==> flow/design.v (excerpt) <==
module riscv #(
    parameter logic[31:0] BootVector = 32'h0000_0000
)(
    input logic clk,
    input logic reset,
    output logic halted,
    input logic unhalt,
    output logic[31:0] i_addr,
    input logic[31:0] i_data,
    output logic[31:0] d_addr,
    output logic[31:0] d_wdata,
    output logic[3:0] d_wstrb,
    input logic[31:0] d_rdata
);
Size: about 5300 cells after synthesis, roughly 1500 flip-flops, ~170 I/O pins, about 0.078 mm^2 of cells after synthesis.
make LEC_CHECK=0 CAP_MARGIN=25 CELL_PAD_IN_SITES_DETAIL_PLACEMENT=0 CELL_PAD_IN_SITES_GLOBAL_PLACEMENT=0 CORE_MARGIN=2 CORE_UTILIZATION=70 CTS_CLUSTER_DIAMETER=60 CTS_CLUSTER_SIZE=43 GPL_ROUTABILITY_DRIVEN=1 GPL_TIMING_DRIVEN=1 MIN_ROUTING_LAYER=met1 SETUP_SLACK_MARGIN=1.54 SLEW_MARGIN=25 TNS_END_PERCENT=80 finish   # period 5.18 ns
run.sh (not shown) runs the stock make flow with config.mk's settings and CLKGATE_MAP_FILE=.
The first run ended with an error in global routing.
Change:
==> flow/config.mk (replaced) <==
export PLATFORM = sky130hd
export DESIGN_NAME = riscv
export DESIGN_NICKNAME = riscv
export VERILOG_FILES = /design/flow/design.v
export SDC_FILE = /design/flow/constraint.sdc
export NUM_CORES = 4
export LEC_CHECK = 0
export CAP_MARGIN = 20
export CORE_MARGIN = 2
export CORE_UTILIZATION = 44
export SLEW_MARGIN = 20
==> flow/constraint.sdc (replaced) <==
create_clock -name core_clock -period 8.2 [get_ports {clk}]
set_input_delay 1.6400 -clock core_clock [delete_from_list [all_inputs] [get_ports {clk}]]
set_output_delay 1.6400 -clock core_clock [all_outputs]
set_load 0.01 [all_outputs]
After rerunning: This time the run ran to the end with no violations; die size climbs by well over a third; area after synthesis stays the same; synthesized cell count is unchanged.
Change:
--- a/flow/config.mk
+++ b/flow/config.mk
@@ -7,5 +7,7 @@
 export LEC_CHECK = 0
+export ABC_AREA = 1
 export CAP_MARGIN = 20
+export CORE_ASPECT_RATIO = 1.33
 export CORE_MARGIN = 2
-export CORE_UTILIZATION = 44
+export CORE_UTILIZATION = 59
 export SLEW_MARGIN = 20
==> flow/constraint.sdc (replaced) <==
create_clock -name core_clock -period 4.56 [get_ports {clk}]
set_input_delay 0.9120 -clock core_clock [delete_from_list [all_inputs] [get_ports {clk}]]
set_output_delay 0.9120 -clock core_clock [all_outputs]
set_load 0.01 [all_outputs]
Outcome:
- The new run produced a layout that fails on negative setup slack
- total power is higher by 120%
- design area is higher by 7.8%
- final cell count is higher by 44%
- global-route usage is higher by 15 points
Change:
--- a/flow/config.mk
+++ b/flow/config.mk
@@ -7,7 +7,7 @@
 export LEC_CHECK = 0
-export ABC_AREA = 1
 export CAP_MARGIN = 20
-export CORE_ASPECT_RATIO = 1.33
 export CORE_MARGIN = 2
-export CORE_UTILIZATION = 59
+export CORE_UTILIZATION = 68
+export CTS_CLUSTER_SIZE = 36
+export SETUP_SLACK_MARGIN = 1.54
 export SLEW_MARGIN = 20
==> flow/constraint.sdc (replaced) <==
create_clock -name core_clock -period 5.29 [get_ports {clk}]
set_input_delay 1.0580 -clock core_clock [delete_from_list [all_inputs] [get_ports {clk}]]
set_output_delay 1.0580 -clock core_clock [all_outputs]
set_load 0.01 [all_outputs]
After rerunning: This time the run aborted during global routing on GRT-0116; synthesized cell count goes down by well over a third; synthesized area goes down slightly; die area goes down by about a fifth.
Change:
--- a/flow/config.mk
+++ b/flow/config.mk
@@ -9,5 +9,3 @@
 export CORE_MARGIN = 2
-export CORE_UTILIZATION = 68
-export CTS_CLUSTER_SIZE = 36
-export SETUP_SLACK_MARGIN = 1.54
+export CORE_UTILIZATION = 32
 export SLEW_MARGIN = 20
==> flow/constraint.sdc (replaced) <==
create_clock -name core_clock -period 13.2 [get_ports {clk}]
set_input_delay 2.6400 -clock core_clock [delete_from_list [all_inputs] [get_ports {clk}]]
set_output_delay 2.6400 -clock core_clock [all_outputs]
set_load 0.01 [all_outputs]
This time the run went through all stages and came out clean.
Die size grows by well over a third.
Synthesized area does not change.
Synthesized cell count stays the same.
Change:
--- a/flow/config.mk
+++ b/flow/config.mk
@@ -9,3 +9,3 @@
 export CORE_MARGIN = 2
-export CORE_UTILIZATION = 32
+export CORE_UTILIZATION = 59
 export SLEW_MARGIN = 20
==> flow/constraint.sdc (replaced) <==
create_clock -name core_clock -period 4.7 [get_ports {clk}]
set_input_delay 0.9400 -clock core_clock [delete_from_list [all_inputs] [get_ports {clk}]]
set_output_delay 0.9400 -clock core_clock [all_outputs]
set_load 0.01 [all_outputs]
What happened: Now the flow produced a layout that fails on negative setup slack. Sequential cell count is unchanged. Combinational power went up to 3.8 times its value. Clock-buffer cell count grows by 3. Critical path depth goes down by 4. Synthesized area is unchanged. Power goes up to 3.1 times its value. Fmax rises by about 50%. Via count is higher by about 13%. Cell area is higher by about 7%. Wire length grows by 7.4%. Worst setup slack degrades by 5600 ps.


riscv again, from the RTL that the note above started with.
export LEC_CHECK = 0
export CAP_MARGIN = 20
export CELL_PAD_IN_SITES_DETAIL_PLACEMENT = 2
export CORE_ASPECT_RATIO = 1.59
export CORE_MARGIN = 2
export CORE_UTILIZATION = 40
export CTS_CLUSTER_DIAMETER = 191
export HOLD_SLACK_MARGIN = -0.02
export MAX_ROUTING_LAYER = met4
export MIN_ROUTING_LAYER = met2
export SETUP_SLACK_MARGIN = 2.78
export SLEW_MARGIN = 40
create_clock -name core_clock -period 10.0 [get_ports {clk}]
The starting point completed without violations.
Rerun with:
==> flow/config.mk (replaced) <==
export PLATFORM = sky130hd
export DESIGN_NAME = riscv
export DESIGN_NICKNAME = riscv
export VERILOG_FILES = /design/flow/design.v
export SDC_FILE = /design/flow/constraint.sdc
export NUM_CORES = 4
export LEC_CHECK = 0
export CAP_MARGIN = 20
export CORE_MARGIN = 2
export CORE_UTILIZATION = 40
export SLEW_MARGIN = 20
Result: Clock-buffer cell count increases by 6; setup slack degrades by 0.62 ns; worst hold slack gets better by 0.015 ns; sequential share of layout area went up by 1.0 points; total power fell by a little under a tenth; synthesized cell count stays the same; design area shrinks by a few percent; utilization decreases by 1.1 points; via count is lower by a quarter to a third; combinational power went down by about a fifth.
Rerun with:
--- a/flow/config.mk
+++ b/flow/config.mk
@@ -8,0 +9 @@
+export CELL_PAD_IN_SITES_DETAIL_PLACEMENT = 2
@@ -11 +12,4 @@
-export SLEW_MARGIN = 20
+export CTS_CLUSTER_DIAMETER = 191
+export MAX_ROUTING_LAYER = met4
+export SETUP_SLACK_MARGIN = 2.78
+export SLEW_MARGIN = 40
Outcome: Non-clock buffer count climbs by 48. Count of clock-buffer cells in the layout climbs by 17. Cell area climbs slightly. Sequential share of layout area drops by 0.45 points.
Rerun with:
--- a/flow/config.mk
+++ b/flow/config.mk
@@ -7,0 +8 @@
+export ABC_AREA = 0
@@ -9 +10,2 @@
-export CELL_PAD_IN_SITES_DETAIL_PLACEMENT = 2
+export CELL_PAD_IN_SITES_GLOBAL_PLACEMENT = 2
+export CORE_ASPECT_RATIO = 1.84
@@ -12,4 +14,7 @@
-export CTS_CLUSTER_DIAMETER = 191
-export MAX_ROUTING_LAYER = met4
-export SETUP_SLACK_MARGIN = 2.78
-export SLEW_MARGIN = 40
+export CTS_CLUSTER_SIZE = 17
+export GPL_ROUTABILITY_DRIVEN = 0
+export GPL_TIMING_DRIVEN = 0
+export PLACE_DENSITY_LB_ADDON = 0.18
+export SETUP_SLACK_MARGIN = 1.61
+export SLEW_MARGIN = 20
+export TNS_END_PERCENT = 65
What happened:
- The changed run finished clean
- synthesized cell count is unchanged
- clock-buffer cell count came out lower by 31
- critical path depth is unchanged
- design area came out higher by 2.6%
- power is about the same
- sequential power came out lower by about 1%
- via count came out lower by 2.9%
- worst hold slack gains 0.015 ns
- routed wire length came out higher by 1.1%
- cell count came out higher by 4.6%
- die size is about the same
Rerun with:
--- a/flow/config.mk
+++ b/flow/config.mk
@@ -9,0 +10 @@
+export CELL_PAD_IN_SITES_DETAIL_PLACEMENT = 2
@@ -12 +13 @@
-export CORE_MARGIN = 2
+export CORE_MARGIN = 8
@@ -14 +15 @@
-export CTS_CLUSTER_SIZE = 17
+export CTS_CLUSTER_SIZE = 66
@@ -16,0 +18,2 @@
+export HOLD_SLACK_MARGIN = 0.17
+export MAX_ROUTING_LAYER = met4
@@ -18 +20,0 @@
-export SETUP_SLACK_MARGIN = 1.61
Outcome: Now the flow ran to the end with violations: setup timing; first-iteration DRC count shrinks by 8.9%; total power stays flat; synthesized area does not change; via count is higher by 3.4%; register-to-register slack loses 1.6 ns; final area goes down by 0.68%; non-clock buffer count fell by 21; die size is higher by 5.7%; worst setup slack gets worse by 1.6 ns; maximum frequency is lower by 16%; global-route usage is higher by 0.97 points.
Rerun with:
==> flow/config.mk (replaced) <==
export PLATFORM = sky130hd
export DESIGN_NAME = riscv
export DESIGN_NICKNAME = riscv
export VERILOG_FILES = /design/flow/design.v
export SDC_FILE = /design/flow/constraint.sdc
export NUM_CORES = 4
export LEC_CHECK = 0
export CAP_MARGIN = 20
export CELL_PAD_IN_SITES_GLOBAL_PLACEMENT = 3
export CORE_MARGIN = 10
export CORE_UTILIZATION = 32
export GPL_TIMING_DRIVEN = 0
export MAX_ROUTING_LAYER = met4
export SLEW_MARGIN = 20
==> flow/constraint.sdc (replaced) <==
create_clock -name core_clock -period 7.5 [get_ports {clk}]
set_input_delay 1.5000 -clock core_clock [delete_from_list [all_inputs] [get_ports {clk}]]
set_output_delay 1.5000 -clock core_clock [all_outputs]
set_load 0.01 [all_outputs]
- The changed run produced a clean layout
- flip-flop count stays the same
- via count went down by 5.9%
- utilization goes down by 8.0 points
- setup slack gets better by 0.30 ns
- routed wire length drops by 4.0%
- die size climbs by 26%
- sequential power rises by 32%
- count of clock-buffer cells in the layout rises by 39
- power goes up by 37%
- design area increases by 3.2%
Power figures rest on the tool's default switching activity, not on a simulated workload.
